==> inputs of lagoon <==
==> flow/design.v <==
`default_nettype none
module busBridge3
  (i_CLK,
   i_rst,
   i_dataRx,
   i_strobeRx,
   o_dataTx,
   i_strobeTx,
   i_strobeSync,
   o_busAddr,
   o_busData,
   i_busData,
   o_busWe,
   o_busRe,
   i_busAck  
   );
   input wire   i_CLK;      
   input wire   i_rst;  
   input wire [7:0] i_dataRx;
   input wire 	    i_strobeRx;  
   output wire [7:0] o_dataTx;
   input wire 	     i_strobeTx;  
   input wire 	     i_strobeSync;
   output reg [31:0] o_busAddr;
   output reg [31:0] o_busData;
   input wire [31:0] i_busData;
   output reg 	     o_busWe;   
   output reg 	     o_busRe;
   input wire 	     i_busAck;
   localparam STROBE_TX_DELAY = 32'd2;  
   reg 		     pendingRead;
   reg [15:0] 	     readMargin;
   reg [15:0] 	     readMarginMin;
   reg [31:0] 	     shiftIn;
   wire [31:0] 	     nextShiftIn = {i_dataRx, shiftIn[31:8]};
   reg [31:0] 	     shiftOut;
   wire [31:0] 	     nextShiftOut = {8'd0, shiftOut[31:8]};
   assign o_dataTx = shiftOut[7:0];
   localparam STATE_IDLE = 8'd0;
   localparam STATE_ADDRINC = 8'd1;
   localparam STATE_WORDWIDTH = 8'd2;
   localparam STATE_NWORDS = 8'd3;
   localparam STATE_ADDRWRITE = 8'd4;
   localparam STATE_WRITE = 8'd5;
   localparam STATE_ADDRREAD = 8'd6;
   localparam STATE_READ = 8'd7;
   localparam STATE_MARGIN = 8'd8;
   reg [1:0] 	     nRemMinusOne;
   reg [7:0] 	     state;
   reg [31:0] 	     addr;
   reg [7:0] 	     config_addrInc;
   reg [1:0] 	     config_wordwidthMinusOne;
   reg [15:0] 	     config_nWordsMinusOne;
   reg [15:0] 	     countNWords;
   task doRead(input [31:0] newAddr, input[15:0] paramCountMinusOne);
      begin
	 o_busRe <= 1'b1;
	 o_busAddr <= newAddr;
	 pendingRead <= 1'b1;
	 addr <= newAddr + {24'd0, config_addrInc};
	 readMargin <= 16'd0;	 
	 if (paramCountMinusOne == 16'd0) begin
	    state <= STATE_IDLE;
	    nRemMinusOne <= 2'd0;		 
	    countNWords <= 16'dx;		 
	 end else begin
	    countNWords <= paramCountMinusOne - 16'd1;
	    state <= STATE_READ;
	    nRemMinusOne <= config_wordwidthMinusOne;		 
	 end
      end
   endtask   
   always @(posedge i_CLK) begin
      o_busWe <= 1'b0;
      o_busRe <= 1'b0;      
      o_busAddr <= 32'bx;      
      o_busData <= 32'bx;      
      readMargin <= (readMargin == 16'hFFFF) ? readMargin : readMargin + 16'd1;
      if (i_strobeTx) begin
	 shiftOut 	<= nextShiftOut;
	 if (pendingRead)
	   readMarginMin <= 16'd0;  
	 else
	   readMarginMin <= readMargin < readMarginMin ? readMargin : readMarginMin;  
      end
      if (i_busAck & pendingRead) begin
	 shiftOut <= i_busData;
	 pendingRead <= 1'b0;
	 readMargin <= 16'd0;
      end
      if (i_strobeRx) begin
	 shiftIn <= nextShiftIn;
	 nRemMinusOne <= nRemMinusOne - 2'd1;
	 if (nRemMinusOne == 2'd0) begin
	    case (state)
	      STATE_IDLE: begin
		 case (i_dataRx)
		   STATE_ADDRWRITE: begin
		      state <= i_dataRx; 
		      nRemMinusOne <= 2'd3;
		   end
		   STATE_WRITE: begin
		      state <= i_dataRx;
		      countNWords <= config_nWordsMinusOne;
		      nRemMinusOne <= config_wordwidthMinusOne;      
		   end
		   STATE_ADDRREAD: begin
		      state <= i_dataRx; 
		      nRemMinusOne <= 2'd3;
		   end
		   STATE_ADDRINC: begin
		      state <= i_dataRx; 
		      nRemMinusOne <= 2'd0;
		   end
		   STATE_WORDWIDTH: begin 
		      state <= i_dataRx; 
		      nRemMinusOne <= 2'd0;
		   end
		   STATE_NWORDS: begin 
		      state <= i_dataRx; 
		      nRemMinusOne <= 2'd1;
		   end
		   STATE_READ: begin
		      doRead(addr, config_nWordsMinusOne);
		   end
		   STATE_MARGIN: begin
		      state <= i_dataRx; 
		      nRemMinusOne <= 2'd0;
		      if (pendingRead) begin
			 shiftOut <= 16'd0;
			 pendingRead <= 1'b0;
		      end else begin
			 shiftOut <= (readMarginMin < STROBE_TX_DELAY) ? 32'd0 : readMarginMin - STROBE_TX_DELAY;
		      end
		      readMarginMin <= 16'hFFFF;
		   end
		   default: begin 
		      state <= STATE_IDLE;
		      nRemMinusOne <= 2'd0;
		   end
		 endcase
	      end
	      STATE_ADDRWRITE: begin 
		 addr <= nextShiftIn;
		 state <= STATE_WRITE;
		 countNWords <= config_nWordsMinusOne;
		 nRemMinusOne <= config_wordwidthMinusOne;      
	      end
	      STATE_ADDRREAD: begin
		 doRead(nextShiftIn, config_nWordsMinusOne);
	      end
	      STATE_ADDRINC: begin 
		 config_addrInc <= nextShiftIn[31:24];
		 state <= STATE_IDLE;
		 nRemMinusOne <= 2'd0;
	      end
	      STATE_WORDWIDTH: begin
		 config_wordwidthMinusOne <= nextShiftIn[31:24];
		 state <= STATE_IDLE;
		 nRemMinusOne <= 2'd0;
	      end
	      STATE_NWORDS: begin
		 config_nWordsMinusOne <= nextShiftIn[31:16];
		 state <= STATE_IDLE;
		 nRemMinusOne <= 2'd0;
	      end
	      STATE_WRITE: begin
		 o_busWe <= 1'b1;
		 o_busAddr <= addr;		 
		 case (config_wordwidthMinusOne)
		   2'd0: o_busData <= {24'd0, nextShiftIn[31:24]};		   
		   2'd1: o_busData <= {16'd0, nextShiftIn[31:16]};
		   2'd2: o_busData <= {8'd0, nextShiftIn[31:8]};
		   2'd3: o_busData <= nextShiftIn;
		 endcase
		 addr <= addr + {24'd0, config_addrInc};
		 if (countNWords == 16'd0) begin
		    state <= STATE_IDLE;
		    nRemMinusOne <= 2'd0;		 
		    countNWords <= 16'dx;		 
		 end else begin
		    countNWords <= countNWords - 16'd1;
		    nRemMinusOne <= config_wordwidthMinusOne;		 
		 end
	      end
	      STATE_READ: begin
		 doRead(addr, countNWords);
	      end
	      STATE_MARGIN: begin
		 state <= STATE_IDLE;
		 nRemMinusOne <= 2'd0;		 	      
	      end
	      default: begin
		 state <= STATE_IDLE;
		 nRemMinusOne <= 2'd0;		 	      
	      end
	    endcase
	 end  
      end  
      if (i_strobeSync) begin
	 state <= STATE_IDLE;
	 nRemMinusOne <= 2'd0;
	 pendingRead <= 1'b0;	 
      end
      if (i_rst) begin
	 o_busWe <= 1'b0;
	 o_busRe <= 1'b0;
	 o_busAddr <= 32'd0;
	 pendingRead <= 1'b0;
	 readMargin <= 16'hFFFF;
	 readMarginMin <= 16'hFFFF;
	 shiftIn <= 32'd0;
	 shiftOut <= 32'd0;
	 nRemMinusOne <= 2'd0;
	 state <= STATE_IDLE;
	 addr <= 32'd0;
	 config_addrInc <= 8'd1;
	 config_wordwidthMinusOne <= 2'd3;
	 config_nWordsMinusOne <= 16'd0;
	 countNWords <= 16'd0;
      end
   end   
endmodule
==> flow/run.sh <==
#!/bin/bash
# the make line also repeats each setting of config.mk as NAME=value (left out here)
make -C /OpenROAD-flow-scripts/flow DESIGN_CONFIG=/design/flow/config.mk WORK_HOME=/design/flow/orfs CLKGATE_MAP_FILE= finish
==> flow/config.mk <==
export PLATFORM = sky130hd
export DESIGN_NAME = busBridge3
export DESIGN_NICKNAME = busBridge3
export VERILOG_FILES = /design/flow/design.v
export SDC_FILE = /design/flow/constraint.sdc
export NUM_CORES = 4
export LEC_CHECK = 0
export CAP_MARGIN = 15
export CORE_MARGIN = 2
export CORE_UTILIZATION = 72
export CTS_CLUSTER_SIZE = 37
export HOLD_SLACK_MARGIN = -0.08
export PLACE_DENSITY_LB_ADDON = 0.25
export SETUP_SLACK_MARGIN = 0.96
export SLEW_MARGIN = 20
==> flow/constraint.sdc <==
create_clock -name core_clock -period 3.33 [get_ports {i_CLK}]
set_input_delay 0.6660 -clock core_clock [delete_from_list [all_inputs] [get_ports {i_CLK}]]
set_output_delay 0.6660 -clock core_clock [all_outputs]
set_load 0.01 [all_outputs]
==> indigo: changes against lagoon <==
Settings changed: CAP_MARGIN 15 to 20, CORE_UTILIZATION 72 to 65, CTS_CLUSTER_SIZE 37 to unset, HOLD_SLACK_MARGIN -0.08 to unset, PLACE_DENSITY_LB_ADDON 0.25 to unset, SETUP_SLACK_MARGIN 0.96 to 0.23.
==> flow/constraint.sdc (replaced) <==
create_clock -name core_clock -period 1.87 [get_ports {i_CLK}]
set_input_delay 0.3740 -clock core_clock [delete_from_list [all_inputs] [get_ports {i_CLK}]]
set_output_delay 0.3740 -clock core_clock [all_outputs]
set_load 0.01 [all_outputs]
==> results <==
metric                                                                                      lagoon                     indigo
Sequential-to-total area share from yosys stat                                              36.81%                     36.81%
Count of boundary I/O pins                                                                     120                        120
Average cell area after synthesis                                                        8.186 µm²                  8.186 µm²
Cell total after placement                                                                    1903                       2216
Post-detailed-placement cell area                                                        15110 µm²                  17390 µm²
Post-place setup slack                                                                  -0.1094 ns                  -1.617 ns
MUX area fraction                                                                           10.66%                     10.66%
Pre-placement core utilization                                                              72.86%                     66.57%
Area enclosed by the die boundary                                                        19140 µm²                  21150 µm²
Die Width                                                                                 138.4 µm                   145.4 µm
Post-detailed-placement half-perimeter wirelength                                         28.38 mm                   34.24 mm
Run status                                                               aborted with a tool error  aborted with a tool error
Stage where the flow stopped                                                               5_1_grt                    4_1_cts
Die Ht                                                                                    138.4 µm                   145.4 µm
Post-synthesis instance total                                                                 1588                       1588
Post-synth area from yosys stat                                                          13000 µm²                  13000 µm²
FF+latch count, synth                                                                          239                        239
Weighted congestion reported at the end of routability-driven placement                     0.9668                     0.9559
Row count                                                                                       49                         51
Dominant cell type by area after synthesis                                                 dfxtp_1                    dfxtp_1
Complex-gate fraction of the synthesized area                                               19.31%                     19.31%
Asr flop ratio synth                                                                            0%                         0%
Xor and xnor area share after synthesis                                                     3.436%                     3.436%
Cell count listed in synth_stat.txt                                                           1588                       1588
Core outline area                                                                        17840 µm²                  19530 µm²
Most common cell in the synthesized netlist                                                dfxtp_1                    dfxtp_1
